// ex2_1
module ex2_1 (
	      input 		 clk, rst, validi,
	      input [31:0] 	 data_in,
	      output logic 	 valido, 
	      output logic [31:0] data_out
	      );
For scale: roughly 7300 cells after synthesis, ~170 flip-flops, roughly 60000 um^2 of cells after synthesis.
clock: 8.94 ns
lec_check: 0
cap_margin: 20
core_margin: 2
core_utilization: 72
cts_cluster_size: 34
max_routing_layer: met4
place_density_lb_addon: 0.28
slew_margin: 20
tns_end_percent: 5
run.sh (not shown) runs the stock make flow with config.mk's settings and CLKGATE_MAP_FILE=.
The starting point ran to the end with violations: negative setup slack.
Next try:
--- a/flow/config.mk
+++ b/flow/config.mk
@@ -10,4 +10 @@
-export CORE_UTILIZATION = 72
-export CTS_CLUSTER_SIZE = 34
-export MAX_ROUTING_LAYER = met4
-export PLACE_DENSITY_LB_ADDON = 0.28
+export CORE_UTILIZATION = 34
@@ -15 +11,0 @@
-export TNS_END_PERCENT = 5
==> flow/constraint.sdc (replaced) <==
create_clock -name core_clock -period 9.8 [get_ports {clk}]
set_input_delay 1.9600 -clock core_clock [delete_from_list [all_inputs] [get_ports {clk}]]
set_output_delay 1.9600 -clock core_clock [all_outputs]
set_load 0.01 [all_outputs]
Now the flow completed without violations.
Sequential share of layout area barely changes.
Routed wire length is higher by about 3%.
Via count falls by 5.3%.
Worst hold slack is better by 0.017 ns.
Critical path depth increases by 1.
Die area came out higher by about 110%.
First-iteration DRC count went down by about 18%.
Utilization shrinks by 42 points.
Cell count grows by 13%.
Next try:
--- a/flow/config.mk
+++ b/flow/config.mk
@@ -10 +10,2 @@
-export CORE_UTILIZATION = 34
+export CORE_UTILIZATION = 66
+export MAX_ROUTING_LAYER = met4
@@ -11,0 +13 @@
+export TNS_END_PERCENT = 5
==> flow/constraint.sdc (replaced) <==
create_clock -name core_clock -period 8.94 [get_ports {clk}]
set_input_delay 1.7880 -clock core_clock [delete_from_list [all_inputs] [get_ports {clk}]]
set_output_delay 1.7880 -clock core_clock [all_outputs]
set_load 0.01 [all_outputs]
With this change the flow finished but fails on negative setup slack.
Design area hardly moves.
Hold slack hardly moves.
Wire length falls by 3.1%.
Critical path depth rises by 3.
Sequential cell count is unchanged.
Next try:
--- a/flow/config.mk
+++ b/flow/config.mk
@@ -7,0 +8 @@
+export ABC_AREA = 1
@@ -10,2 +11,3 @@
-export CORE_UTILIZATION = 66
-export MAX_ROUTING_LAYER = met4
+export CORE_UTILIZATION = 68
+export CTS_CLUSTER_SIZE = 96
+export PLACE_DENSITY = 0.39
@@ -13 +14,0 @@
-export TNS_END_PERCENT = 5
==> flow/constraint.sdc (replaced) <==
create_clock -name core_clock -period 6.03 [get_ports {clk}]
set_input_delay 1.2060 -clock core_clock [delete_from_list [all_inputs] [get_ports {clk}]]
set_output_delay 1.2060 -clock core_clock [all_outputs]
set_load 0.01 [all_outputs]
The changed run produced a layout that fails on negative setup slack. Critical path depth increases by 46. Design area increases by about 11%.
Next try:
--- a/flow/config.mk
+++ b/flow/config.mk
@@ -11,3 +11,5 @@
-export CORE_UTILIZATION = 68
-export CTS_CLUSTER_SIZE = 96
-export PLACE_DENSITY = 0.39
+export CORE_UTILIZATION = 72
+export CTS_CLUSTER_DIAMETER = 400
+export CTS_CLUSTER_SIZE = 10
+export PLACE_DENSITY = 0.87
+export SETUP_SLACK_MARGIN = -0.11
Now the flow never finished: it broke off in 5_1_grt.
Synthesized cell count does not change.
Area after synthesis is unchanged.
Die area falls by a few percent.
Next try:
--- a/flow/config.mk
+++ b/flow/config.mk
@@ -8 +7,0 @@
-export ABC_AREA = 1
@@ -11,5 +10 @@
-export CORE_UTILIZATION = 72
-export CTS_CLUSTER_DIAMETER = 400
-export CTS_CLUSTER_SIZE = 10
-export PLACE_DENSITY = 0.87
-export SETUP_SLACK_MARGIN = -0.11
+export CORE_UTILIZATION = 66
==> flow/constraint.sdc (replaced) <==
create_clock -name core_clock -period 13.6 [get_ports {clk}]
set_input_delay 2.7200 -clock core_clock [delete_from_list [all_inputs] [get_ports {clk}]]
set_output_delay 2.7200 -clock core_clock [all_outputs]
set_load 0.01 [all_outputs]
Result: The new run produced a clean layout; die area climbs by roughly a tenth; area after synthesis climbs slightly; synthesized cell count drops by a little under a tenth.

* * *

ex2_1 again, from the RTL that the note above started with.
Settings: LEC_CHECK=0, CAP_MARGIN=35, CELL_PAD_IN_SITES_GLOBAL_PLACEMENT=2, CORE_MARGIN=9, CORE_UTILIZATION=49, CTS_CLUSTER_SIZE=27, GPL_ROUTABILITY_DRIVEN=0, GPL_TIMING_DRIVEN=0, HOLD_SLACK_MARGIN=0.02, PLACE_DENSITY=0.74, SLEW_MARGIN=15; clock period 12.0 ns.
The baseline finished with timing, DRC and antenna clean.
Rerun with:
==> flow/config.mk (replaced) <==
export PLATFORM = sky130hd
export DESIGN_NAME = ex2_1
export DESIGN_NICKNAME = ex2_1
export VERILOG_FILES = /design/flow/design.v
export SDC_FILE = /design/flow/constraint.sdc
export NUM_CORES = 4
export LEC_CHECK = 0
export CAP_MARGIN = 20
export CORE_MARGIN = 2
export CORE_UTILIZATION = 40
export SLEW_MARGIN = 20
==> flow/constraint.sdc (replaced) <==
create_clock -name core_clock -period 17.0 [get_ports {clk}]
set_input_delay 3.4000 -clock core_clock [delete_from_list [all_inputs] [get_ports {clk}]]
set_output_delay 3.4000 -clock core_clock [all_outputs]
set_load 0.01 [all_outputs]
Result:
- register-to-register slack gains 5.5 ns
- worst setup slack gains 3.9 ns
- sequential share of layout area is higher by 0.21 points
- synthesized cell count stays the same
- global-route usage is lower by 14 points
- first-iteration DRC count is lower by 32%
- utilization is lower by 11 points
- final area is lower by 3.2%
- count of clock-buffer cells in the layout is lower by 2
- die area is higher by 13%
Rerun with:
--- a/flow/config.mk
+++ b/flow/config.mk
@@ -8,4 +8,4 @@
 export CAP_MARGIN = 20
 export CORE_MARGIN = 2
-export CORE_UTILIZATION = 40
+export CORE_UTILIZATION = 62
 export SLEW_MARGIN = 20
==> flow/constraint.sdc (replaced) <==
create_clock -name core_clock -period 12.9 [get_ports {clk}]
set_input_delay 2.5800 -clock core_clock [delete_from_list [all_inputs] [get_ports {clk}]]
set_output_delay 2.5800 -clock core_clock [all_outputs]
set_load 0.01 [all_outputs]
What happened: Clock skew stays flat. Cell count drops by about 8%. Die size drops by 35%. Flip-flop count does not change. Worst hold slack barely changes. Count of clock-buffer cells in the layout climbs by 1. Synthesized cell count is unchanged. Final area drops by about 1.3%. Area after synthesis is unchanged. Worst setup slack loses 3.0 ns.
Rerun with:
--- a/flow/config.mk
+++ b/flow/config.mk
@@ -8,4 +8,4 @@
 export CAP_MARGIN = 20
 export CORE_MARGIN = 2
-export CORE_UTILIZATION = 62
+export CORE_UTILIZATION = 14
 export SLEW_MARGIN = 20
==> flow/constraint.sdc (replaced) <==
create_clock -name core_clock -period 13.6 [get_ports {clk}]
set_input_delay 2.7200 -clock core_clock [delete_from_list [all_inputs] [get_ports {clk}]]
set_output_delay 2.7200 -clock core_clock [all_outputs]
set_load 0.01 [all_outputs]
=>
- The new run produced a clean layout
- design area is higher by about 9%
- wire length rises by about 9%
- cell count climbs by 53%
- hold slack gains 0.0068 ns
- synthesized cell count stays the same
- non-clock buffer count fell by 8
- via count shrinks by about 0.5%
- count of clock-buffer cells in the layout is unchanged
- global-route usage fell by 30 points

* * *

Starting RTL as in the previous note.
export LEC_CHECK = 0
export CAP_MARGIN = 20
export CORE_MARGIN = 2
export CORE_UTILIZATION = 55
export CTS_CLUSTER_DIAMETER = 394
export CTS_CLUSTER_SIZE = 100
export HOLD_SLACK_MARGIN = 0.23
export SETUP_SLACK_MARGIN = -1.0
export SLEW_MARGIN = 20
export TNS_END_PERCENT = 100
create_clock -name core_clock -period 10.0 [get_ports {clk}]
The baseline finished with setup timing left.
Next try:
CORE_UTILIZATION = 72   (was 55)
HOLD_SLACK_MARGIN = 0.27   (was 0.23)
SETUP_SLACK_MARGIN = unset   (was -1.0)
TNS_END_PERCENT = 40   (was 100)
=> This time the run finished with timing, DRC and antenna clean. Register-to-register slack improved by 0.06 ns. Cell count falls by 4.1%. Global-route usage rises by 9.8 points. Worst hold slack improved by 0.011 ns. Design area falls by 0.44%. Maximum frequency rises by 6.3%.
Next try:
ABC_AREA = 1   (was unset)
CORE_UTILIZATION = 40   (was 72)
CTS_CLUSTER_DIAMETER = unset   (was 394)
CTS_CLUSTER_SIZE = 99   (was 100)
GPL_ROUTABILITY_DRIVEN = 0   (was unset)
HOLD_SLACK_MARGIN = unset   (was 0.27)
TNS_END_PERCENT = unset   (was 40)
=>
- via count drops by 0.51%
- count of clock-buffer cells in the layout does not change
- final cell count climbs by 17%
- worst hold slack improves by 0.0085 ns
- final area drops by 0.67%
Next try:
ABC_AREA = unset   (was 1)
CTS_CLUSTER_SIZE = unset   (was 99)
GPL_ROUTABILITY_DRIVEN = unset   (was 0)
clock period = 9.8 ns   (was 10.0 ns; I/O delays follow)
- The new run finished with timing, DRC and antenna clean
- wire length is about the same
- setup slack is worse by 0.40 ns
- core utilization went up by 1.4 points
- register-to-register slack is worse by 0.62 ns
- synthesized area went up by 0.67%
- die area went up by 0.67%
- hold slack is worse by 0.0081 ns
- cell area went up by 3.5%
- non-clock buffer count went up by 184

* * *

## v55
The RTL this note starts from:
==> flow/design.v <==
module ex2_1 (
	      input 		 clk, rst, validi,
	      input [31:0] 	 data_in,
	      output logic 	 valido, 
	      output logic [31:0] data_out
	      );
   enum 			 {S0, S1, S2} state, next;
   logic [31:0]  		 a1, a2, a3;
   logic [31:0]			 counter;
   always_ff @(posedge clk or posedge rst) begin
      if (rst) begin
	 data_out <= 32'b0;
	 valido <= 1'b0;
	 state = S0;
	 counter = 0;
	 a1 = 0;
	 a2 = 0;
	 a3 = 0;
      end
      else begin
	 case (state)
	   S0: begin
	      if (validi) 
		  	begin
		  		a1 = data_in;
		  		a2 += data_in;
		  		a3 *= data_in;
		  		data_out <= a2;
		 		if(counter > 2 && (counter % 3 == 0)) 
					begin
	 	 				valido <= 1'b1;
		 			end
		 		next = S1;
		 		counter += 1;
		  	end
		  else 
		  	begin
		 		next = S0;
		 		counter = 0;
				valido <= 1'b0;
	      	end
	   end
	   S1: begin
	      if (validi) 
		  	begin
		 		a1 *= data_in;
		 		a2 = data_in;
		 		a3 += data_in;
		 		data_out <= a3;
		 		if(counter > 2 && (counter % 3 == 1)) 
					begin
	 	 				valido <= 1'b1;
		 			end
		 		next = S2;
		 		counter += 1;
			end	      
		  else 
		  	begin
				next = S0;
				counter = 0;
				valido <= 1'b0;
		  	end
	   end
	   S2: begin
	      if (validi) 
		  	begin
		 		a1 += data_in;
		 		a2 *= data_in;
		 		a3 = data_in;
		 		data_out <= a1;
		 		if(counter % 3 == 2) 
					begin
		 				valido <= 1'b1;
		  			end
	      		next = S0;
		  		counter += 1;
			end
		  else 
		  	begin
				next = S0;
		 		counter = 0;
				valido <= 1'b0;
			end
	   end
	 endcase
	 state = next;
      end
   end
endmodule
export LEC_CHECK = 0
export CAP_MARGIN = 20
export CORE_MARGIN = 2
export CORE_UTILIZATION = 72
export CTS_CLUSTER_DIAMETER = 119
export CTS_CLUSTER_SIZE = 10
export PLACE_DENSITY_LB_ADDON = 0.0
export SETUP_SLACK_MARGIN = 0.81
export SLEW_MARGIN = 40
create_clock -name core_clock -period 2.85 [get_ports {clk}]
v55 | ERROR | 5_1_grt
Changes in v44 relative to v55:
# v55
export LEC_CHECK = 0
export CAP_MARGIN = 20
export CORE_MARGIN = 2
export CORE_UTILIZATION = 72
export CTS_CLUSTER_DIAMETER = 119
export CTS_CLUSTER_SIZE = 10
export PLACE_DENSITY_LB_ADDON = 0.0
export SETUP_SLACK_MARGIN = 0.81
export SLEW_MARGIN = 40
create_clock -name core_clock -period 2.85 [get_ports {clk}]
# v44
export LEC_CHECK = 0
export CAP_MARGIN = 20
export CORE_MARGIN = 2
export CORE_UTILIZATION = 40
export SLEW_MARGIN = 20
create_clock -name core_clock -period 10.0 [get_ports {clk}]
## What came out
v44 completed; timing, DRC and antenna clean
v55 | ERROR | 5_1_grt
Number of flops mapped to enable cells by yosys: v55 vs v44, no meaningful difference
Synthesized area: v44 vs v55 identical
Lower die outline height among v55 and v44: v55
Looking only at share of the core filled by cells before placement, and setting everything else aside, the higher value of v55 and v44 goes to v55.
Taking v55 as the reference, in v44 core box area rose by 66000 sq um; standard cell area after detailed placement fell by about 8%; worst slack after detailed placement rose by 5.38 ns.
Die area (v55 / v44): 0.56
The number of setup buffers added after CTS of v44 falls short of that of v55 by 180.
## Diff of input files: v27 against v44
# v44
export LEC_CHECK = 0
export CAP_MARGIN = 20
export CORE_MARGIN = 2
export CORE_UTILIZATION = 40
export SLEW_MARGIN = 20
create_clock -name core_clock -period 10.0 [get_ports {clk}]
# v27
export LEC_CHECK = 0
export ABC_AREA = 1
export CAP_MARGIN = 0
export CORE_MARGIN = 2
export CORE_UTILIZATION = 40
export CTS_CLUSTER_SIZE = 12
export GPL_ROUTABILITY_DRIVEN = 0
export HOLD_SLACK_MARGIN = -0.01
export SLEW_MARGIN = 20
create_clock -name core_clock -period 10.0 [get_ports {clk}]
--- outcome ---
Global-route wire length before repair (higher): v27. Row number of gates resized after cts: v27 lower / v44 higher. Compared with v44, in v27 core utilization moved down, post-layout instance count excluding filler cells went up by 469, worst slew margin relative to its limit increased by 2.8 points relative to the old numbers. Remaining antenna violation count after routing: v44 vs v27 identical. Wire: v27 routes more than v44. v27 vs v44: via count up in v27. On area of the placeable core, v27 and v44 are basically level.
The following lists how v22 was set up differently from v27:
# v27
export LEC_CHECK = 0
export ABC_AREA = 1
export CAP_MARGIN = 0
export CORE_MARGIN = 2
export CORE_UTILIZATION = 40
export CTS_CLUSTER_SIZE = 12
export GPL_ROUTABILITY_DRIVEN = 0
export HOLD_SLACK_MARGIN = -0.01
export SLEW_MARGIN = 20
create_clock -name core_clock -period 10.0 [get_ports {clk}]
# v22
export LEC_CHECK = 0
export CAP_MARGIN = 15
export CORE_MARGIN = 2
export CORE_UTILIZATION = 71
export HOLD_SLACK_MARGIN = -0.09
export SLEW_MARGIN = 20
create_clock -name core_clock -period 8.13 [get_ports {clk}]
==> comparison <==
Changes observed in v22 relative to v27: flop share of the area moved down. v27 finished end to end and its layout was clean on timing, DRC and antenna. Complete run, failing final checks: v22, reason setup timing. Going from v27 to v22, fraction of area in multi-input gates decreased by 0.55 points relative to the old numbers.

* * *

Setup of the baseline:
Starts from the design.v that is shown in full above.
==> flow/config.mk <==
export PLATFORM = sky130hd
export DESIGN_NAME = ex2_1
export DESIGN_NICKNAME = ex2_1
export VERILOG_FILES = /design/flow/design.v
export SDC_FILE = /design/flow/constraint.sdc
export NUM_CORES = 4
export LEC_CHECK = 0
export ABC_AREA = 0
export CAP_MARGIN = 15
export CORE_MARGIN = 2
export CORE_UTILIZATION = 71
export CTS_CLUSTER_DIAMETER = 225
export HOLD_SLACK_MARGIN = -0.09
export SLEW_MARGIN = 20
==> flow/constraint.sdc <==
create_clock -name core_clock -period 8.23 [get_ports {clk}]
set_input_delay 1.6460 -clock core_clock [delete_from_list [all_inputs] [get_ports {clk}]]
set_output_delay 1.6460 -clock core_clock [all_outputs]
set_load 0.01 [all_outputs]
In the baseline the implementation ran to completion but is not tape-out ready, as the final checks report setup timing.
Input changes introduced in the candidate (baseline for comparison: the baseline):
Settings: removing HOLD_SLACK_MARGIN (formerly -0.09); removing CTS_CLUSTER_DIAMETER (formerly 225); setting SETUP_SLACK_MARGIN to -0.59 for the first time; removing ABC_AREA (formerly 0); changing the clock period (ns, I/O delays scaled along) from 8.23 to 8.13.
==> comparison <==
What the final checks of the candidate revealed, after a flow that finished every stage, was a layout that fails on setup timing. Diff the baseline..the candidate | share of the final layout cell area in sequential cells | negligible. The candidate against the baseline: global-route usage went up by 0.53 points, worst hold slack has increased, final setup violation count now larger, worst reg2reg path depth shows an increase of about 13%, via count moved up. On non-clock buffering overhead in the final layout: between the candidate and the baseline, it ends up lower for the baseline. On initial antenna violation count: between the candidate and the baseline, it ends up higher for the baseline.
